Design b8Xb8_s16, start of the top module:
module b8Xb8_s16( 
  input clk,
  input rst_n, 
  input [7:0] in1_0  ,
  input [7:0] in1_1  ,
  input [7:0] in1_2  ,
  input [7:0] in1_3  ,
  input [7:0] in1_4  ,
  input [7:0] in1_5  ,
  input [7:0] in1_6  ,
  input [7:0] in1_7  ,
  input [7:0] in1_8  ,
  input [7:0] in1_9  ,
  input [7:0] in1_10 ,
  input [7:0] in1_11 ,
  input [7:0] in1_12 ,
  input [7:0] in1_13 ,
  input [7:0] in1_14 ,
  input [7:0] in1_15 ,
  input [7:0] in2_0  ,
  input [7:0] in2_1  ,
  input [7:0] in2_2  ,
  input [7:0] in2_3  ,
  input [7:0] in2_4  ,
  input [7:0] in2_5  ,
  input [7:0] in2_6  ,
  input [7:0] in2_7  ,
  input [7:0] in2_8  ,
  input [7:0] in2_9  ,
  input [7:0] in2_10 ,
  input [7:0] in2_11 ,
  input [7:0] in2_12 ,
  input [7:0] in2_13 ,
  input [7:0] in2_14 ,
  input [7:0] in2_15 ,
  output [11:0] out
  );
Size in the first run: about 4,700 cells after synthesis, ~270 flip-flops, roughly 0.045 mm^2 of cells after synthesis.
export LEC_CHECK = 0
export ABC_AREA = 0
export CAP_MARGIN = 15
export CELL_PAD_IN_SITES_DETAIL_PLACEMENT = 0
export CELL_PAD_IN_SITES_GLOBAL_PLACEMENT = 0
export CORE_MARGIN = 2
export CORE_UTILIZATION = 64
export GPL_TIMING_DRIVEN = 1
export MAX_ROUTING_LAYER = met5
export SETUP_SLACK_MARGIN = 1.0
export SLEW_MARGIN = 20
create_clock -name core_clock -period 5.19 [get_ports {clk}]
run.sh (not shown) runs the stock make flow with config.mk's settings and CLKGATE_MAP_FILE=.
The baseline ran to the end with violations: negative setup slack.
Then changed:
Settings changed: ABC_AREA 0 to default, CAP_MARGIN 15 to 20, CELL_PAD_IN_SITES_DETAIL_PLACEMENT 0 to default, CELL_PAD_IN_SITES_GLOBAL_PLACEMENT 0 to default, CORE_UTILIZATION 64 to 65, GPL_TIMING_DRIVEN 1 to default, MAX_ROUTING_LAYER met5 to met4, SETUP_SLACK_MARGIN 1.0 to default.
Clock period 5.19 ns to 4.84 ns, I/O delays scaled along.
The changed run produced a layout that fails on negative setup slack.
Clock skew falls by 0.015 ns.
Synthesized cell count stays the same.
Sequential share of layout area rises by 0.25 points.
Die size falls slightly.
Worst setup slack got worse by 0.45 ns.

* * *

run A:
The RTL this note starts from:
==> flow/design.v <==
module b8Xb8_s16( 
  input clk,
  input rst_n, 
  input [7:0] in1_0  ,
  input [7:0] in1_1  ,
  input [7:0] in1_2  ,
  input [7:0] in1_3  ,
  input [7:0] in1_4  ,
  input [7:0] in1_5  ,
  input [7:0] in1_6  ,
  input [7:0] in1_7  ,
  input [7:0] in1_8  ,
  input [7:0] in1_9  ,
  input [7:0] in1_10 ,
  input [7:0] in1_11 ,
  input [7:0] in1_12 ,
  input [7:0] in1_13 ,
  input [7:0] in1_14 ,
  input [7:0] in1_15 ,
  input [7:0] in2_0  ,
  input [7:0] in2_1  ,
  input [7:0] in2_2  ,
  input [7:0] in2_3  ,
  input [7:0] in2_4  ,
  input [7:0] in2_5  ,
  input [7:0] in2_6  ,
  input [7:0] in2_7  ,
  input [7:0] in2_8  ,
  input [7:0] in2_9  ,
  input [7:0] in2_10 ,
  input [7:0] in2_11 ,
  input [7:0] in2_12 ,
  input [7:0] in2_13 ,
  input [7:0] in2_14 ,
  input [7:0] in2_15 ,
  output [11:0] out
  );
  reg [19:0] psum;
  reg [15:0] prod_0  ;
  reg [15:0] prod_1  ;
  reg [15:0] prod_2  ;
  reg [15:0] prod_3  ;
  reg [15:0] prod_4  ;
  reg [15:0] prod_5  ;
  reg [15:0] prod_6  ;
  reg [15:0] prod_7  ;
  reg [15:0] prod_8  ;
  reg [15:0] prod_9  ;
  reg [15:0] prod_10 ;
  reg [15:0] prod_11 ;
  reg [15:0] prod_12 ;
  reg [15:0] prod_13 ;
  reg [15:0] prod_14 ;
  reg [15:0] prod_15 ;
  always @(negedge rst_n or posedge clk) begin
    if (rst_n == 1'b0) begin
      prod_0  <= 16'b0;
      prod_1  <= 16'b0;
      prod_2  <= 16'b0;
      prod_3  <= 16'b0;
      prod_4  <= 16'b0;
      prod_5  <= 16'b0;
      prod_6  <= 16'b0;
      prod_7  <= 16'b0;
      prod_8  <= 16'b0;
      prod_9  <= 16'b0;
      prod_10 <= 16'b0;
      prod_11 <= 16'b0;
      prod_12 <= 16'b0;
      prod_13 <= 16'b0;
      prod_14 <= 16'b0;
      prod_15 <= 16'b0;
      psum <= 20'b0;
    end else begin
      prod_0  <= in1_0  * in2_0  ;
      prod_1  <= in1_1  * in2_1  ;
      prod_2  <= in1_2  * in2_2  ;
      prod_3  <= in1_3  * in2_3  ;
      prod_4  <= in1_4  * in2_4  ;
      prod_5  <= in1_5  * in2_5  ;
      prod_6  <= in1_6  * in2_6  ;
      prod_7  <= in1_7  * in2_7  ;
      prod_8  <= in1_8  * in2_8  ;
      prod_9  <= in1_9  * in2_9  ;
      prod_10 <= in1_10 * in2_10 ;
      prod_11 <= in1_11 * in2_11 ;
      prod_12 <= in1_12 * in2_12 ;
      prod_13 <= in1_13 * in2_13 ;
      prod_14 <= in1_14 * in2_14 ;
      prod_15 <= in1_15 * in2_15 ;
      psum <= prod_0  + prod_1  + prod_2  + prod_3
           + prod_4  + prod_5  + prod_6  + prod_7
           + prod_8  + prod_9  + prod_10 + prod_11
           + prod_12 + prod_13 + prod_14 + prod_15;
    end
  end
  assign out = psum[19:9];
endmodule
Settings: LEC_CHECK=0, CAP_MARGIN=20, CORE_MARGIN=3, CORE_UTILIZATION=69, GPL_TIMING_DRIVEN=1, SETUP_SLACK_MARGIN=0.55, SLEW_MARGIN=20; clock period 6.53 ns.
In summary, run A completed successfully, with a layout that passed the timing, DRC and antenna checks.
What run B does differently from run A at the input level:
Settings: PLACE_DENSITY_LB_ADDON: unset -> 0.26; CORE_MARGIN: 3 -> 2; SETUP_SLACK_MARGIN: 0.55 -> unset; CORE_UTILIZATION: 69 -> 72; GPL_TIMING_DRIVEN: 1 -> unset; the clock period (ns, I/O delays scaled along): 6.53 -> 5.47.
Findings:
STATUS run=run B STAGES=ALL_DONE FINAL_CHECKS=FAILED CAUSE=setup timing
Changes observed in run B relative to run A: clock-buffer cell count went up by 3.0%, flop-to-flop setup slack went down by 1120 ps, total cell area at the placement stage went up by 4.4%.
The final reports for run B and run A show cell count after placement higher in the former.
Looking at number of nets in the layout across run A and run B, the one that comes out higher is run B.
### run B -> run C
Settings: putting SETUP_SLACK_MARGIN at -0.28 where nothing was set; putting CTS_CLUSTER_SIZE at 23 where nothing was set; swapping 5.47 for 3.68 in the clock period (ns, I/O delays scaled along).
Findings:
For run C, the flow was terminated by a tool error in global routing and produced no final design. Run B: complete, dirty (setup timing). Re synthesized cell count: no difference whatsoever between run C and run B. Against run B, run C reports a post-cts sizing count that is higher. The number of post-CTS setup repair buffers in run C was higher than what run B gave. Run C vs. run B: post-synthesis async set-or-reset flop share did not really move; last weighted congestion value of the routability-driven placer went up. Chip width across run B and run C: no real change. Delta (run C minus run B): number of primary I/O pins roughly the same, sink count of the clock tree roughly the same, area after detailed placement higher.

* * *

RTL: the design.v shown in full above, as it stands there.
Settings: LEC_CHECK=0, ABC_AREA=1, CAP_MARGIN=40, CELL_PAD_IN_SITES_GLOBAL_PLACEMENT=2, CORE_MARGIN=2, CORE_UTILIZATION=40, CTS_CLUSTER_SIZE=68, GPL_TIMING_DRIVEN=0, HOLD_SLACK_MARGIN=0.02, SLEW_MARGIN=25; clock period 7.5 ns.
==> next run, changes <==
Settings changed: ABC_AREA 1 to not set, CAP_MARGIN 40 to 5, CELL_PAD_IN_SITES_GLOBAL_PLACEMENT 2 to not set, CORE_UTILIZATION 40 to 72, CTS_CLUSTER_SIZE 68 to 40, GPL_TIMING_DRIVEN 0 to not set, HOLD_SLACK_MARGIN 0.02 to not set, SLEW_MARGIN 25 to 20.
Clock period 7.5 ns to 5.2 ns, I/O delays scaled along.
This time the run finished but fails on negative setup slack. Non-clock buffer count came out higher by 518. Setup slack loses 2.7 ns. Utilization came out higher by 44 points. Via count came out higher by 5.2%. Sequential cell count does not change. Hold slack loses 0.26 ns.
==> next run, changes <==
Settings changed: CAP_MARGIN 5 to 20, CORE_UTILIZATION 72 to 17, CTS_CLUSTER_SIZE 40 to not set.
Clock period 5.2 ns to 5.74 ns, I/O delays scaled along.
What happened: Now the flow went through all stages and came out clean; global-route usage shrinks by 28 points; setup slack gets better by 0.55 ns; design area grows by 1.4%; routed wire length grows by 13%; area after synthesis does not change; utilization shrinks by 67 points; hold slack gets worse by 0.10 ns.
==> next run, changes <==
Settings changed: CORE_UTILIZATION 17 to 40.
Clock period 5.74 ns to 7.5 ns, I/O delays scaled along.
Result: Sequential share of layout area climbs by 0.97 points. Non-clock buffer count shrinks by 142. Final area goes down by a little under a tenth.
==> next run, changes <==
Settings changed: CORE_UTILIZATION 40 to 72, CTS_CLUSTER_SIZE set to 35, PLACE_DENSITY_LB_ADDON set to 0.26.
Clock period 7.5 ns to 3.69 ns, I/O delays scaled along.
What happened:
- Now the flow never finished: it broke off in clock tree synthesis
- synthesized cell count is unchanged
- die area came out lower by well over a third
- area after synthesis does not change
==> next run, changes <==
Settings changed: CORE_UTILIZATION 72 to 40, CTS_CLUSTER_SIZE 35 to not set, PLACE_DENSITY_LB_ADDON 0.26 to not set.
Clock period 3.69 ns to 5.74 ns, I/O delays scaled along.
Now the flow produced a clean layout.
Die size went up by well over a third.
Synthesized area is unchanged.
Synthesized cell count is unchanged.

* * *

RTL: the design.v shown in full above, as it stands there.
Settings: LEC_CHECK=0, CAP_MARGIN=35, CORE_MARGIN=2, CORE_UTILIZATION=70, MAX_ROUTING_LAYER=met4, PLACE_DENSITY=0.67, SLEW_MARGIN=20; clock period 4.84 ns.
The baseline finished but fails on setup timing.
Change:
--- a/flow/config.mk
+++ b/flow/config.mk
@@ -7,7 +7,6 @@
 export LEC_CHECK = 0
-export CAP_MARGIN = 35
+export CAP_MARGIN = 20
 export CORE_MARGIN = 2
 export CORE_UTILIZATION = 70
-export MAX_ROUTING_LAYER = met4
-export PLACE_DENSITY = 0.67
+export CTS_CLUSTER_SIZE = 40
 export SLEW_MARGIN = 20
==> flow/constraint.sdc (replaced) <==
create_clock -name core_clock -period 5.2 [get_ports {clk}]
set_input_delay 1.0400 -clock core_clock [delete_from_list [all_inputs] [get_ports {clk}]]
set_output_delay 1.0400 -clock core_clock [all_outputs]
set_load 0.01 [all_outputs]
The new run ran to the end with violations: setup timing.
Register-to-register slack gets better by 0.37 ns.
Utilization goes down by 2.5 points.
Setup slack gains 0.37 ns.
Synthesized area does not change.
Non-clock buffer count drops by 156.
Routed wire length falls by 2.8%.
Cell count goes down by 2.4%.
Sequential share of layout area rose by 0.35 points.
Cell area shrinks by 2.8%.
Change:
--- a/flow/config.mk
+++ b/flow/config.mk
@@ -9,4 +9,4 @@
 export CORE_MARGIN = 2
-export CORE_UTILIZATION = 70
-export CTS_CLUSTER_SIZE = 40
+export CORE_UTILIZATION = 58
+export SETUP_SLACK_MARGIN = 1.43
 export SLEW_MARGIN = 20
==> flow/constraint.sdc (replaced) <==
create_clock -name core_clock -period 5.22 [get_ports {clk}]
set_input_delay 1.0440 -clock core_clock [delete_from_list [all_inputs] [get_ports {clk}]]
set_output_delay 1.0440 -clock core_clock [all_outputs]
set_load 0.01 [all_outputs]
The changed run reached the layout checks and failed them: setup timing.
Wire length drops by 0.53%.
Design area climbs by 7.7%.
Sequential share of layout area drops by 0.88 points.
Critical path depth drops by 2.
Worst setup slack improves by 0.047 ns.
Global-route usage drops by 6.4 points.
Fmax climbs by 0.51%.
Change:
--- a/flow/config.mk
+++ b/flow/config.mk
@@ -7,6 +7,6 @@
 export LEC_CHECK = 0
-export CAP_MARGIN = 20
+export CAP_MARGIN = 5
 export CORE_MARGIN = 2
-export CORE_UTILIZATION = 58
-export SETUP_SLACK_MARGIN = 1.43
+export CORE_UTILIZATION = 67
+export SETUP_SLACK_MARGIN = -0.03
 export SLEW_MARGIN = 20
Result:
- The changed run finished but fails on setup timing
- maximum frequency is higher by 1.5%
- wire length is lower by 2.0%
- flip-flop count stays the same
- die area is lower by 13%
- critical path depth climbs by 3
Change:
--- a/flow/config.mk
+++ b/flow/config.mk
@@ -7,6 +7,6 @@
 export LEC_CHECK = 0
-export CAP_MARGIN = 5
+export CAP_MARGIN = 20
 export CORE_MARGIN = 2
-export CORE_UTILIZATION = 67
-export SETUP_SLACK_MARGIN = -0.03
+export CORE_UTILIZATION = 66
+export MAX_ROUTING_LAYER = met4
 export SLEW_MARGIN = 20
==> flow/constraint.sdc (replaced) <==
create_clock -name core_clock -period 4.84 [get_ports {clk}]
set_input_delay 0.9680 -clock core_clock [delete_from_list [all_inputs] [get_ports {clk}]]
set_output_delay 0.9680 -clock core_clock [all_outputs]
set_load 0.01 [all_outputs]
Result: The new run finished with setup timing left; critical path depth drops by 1; flip-flop count is unchanged; count of clock-buffer cells in the layout climbs by 3; maximum frequency is about the same; clock skew stays flat; synthesized area does not change; global-route usage climbs by 1.1 points; synthesized cell count does not change; setup slack loses 0.38 ns.
Change:
--- a/flow/config.mk
+++ b/flow/config.mk
@@ -9,4 +9,6 @@
 export CORE_MARGIN = 2
-export CORE_UTILIZATION = 66
+export CORE_UTILIZATION = 72
 export MAX_ROUTING_LAYER = met4
+export PLACE_DENSITY = 0.72
+export SETUP_SLACK_MARGIN = -0.31
 export SLEW_MARGIN = 20
What happened: The changed run finished with setup timing left. Global-route usage increases by 6.7 points. Cell count shrinks slightly. Utilization goes up by 6.6 points. Clock skew is higher by 0.013 ns. Area after synthesis does not change. Final area shrinks slightly.
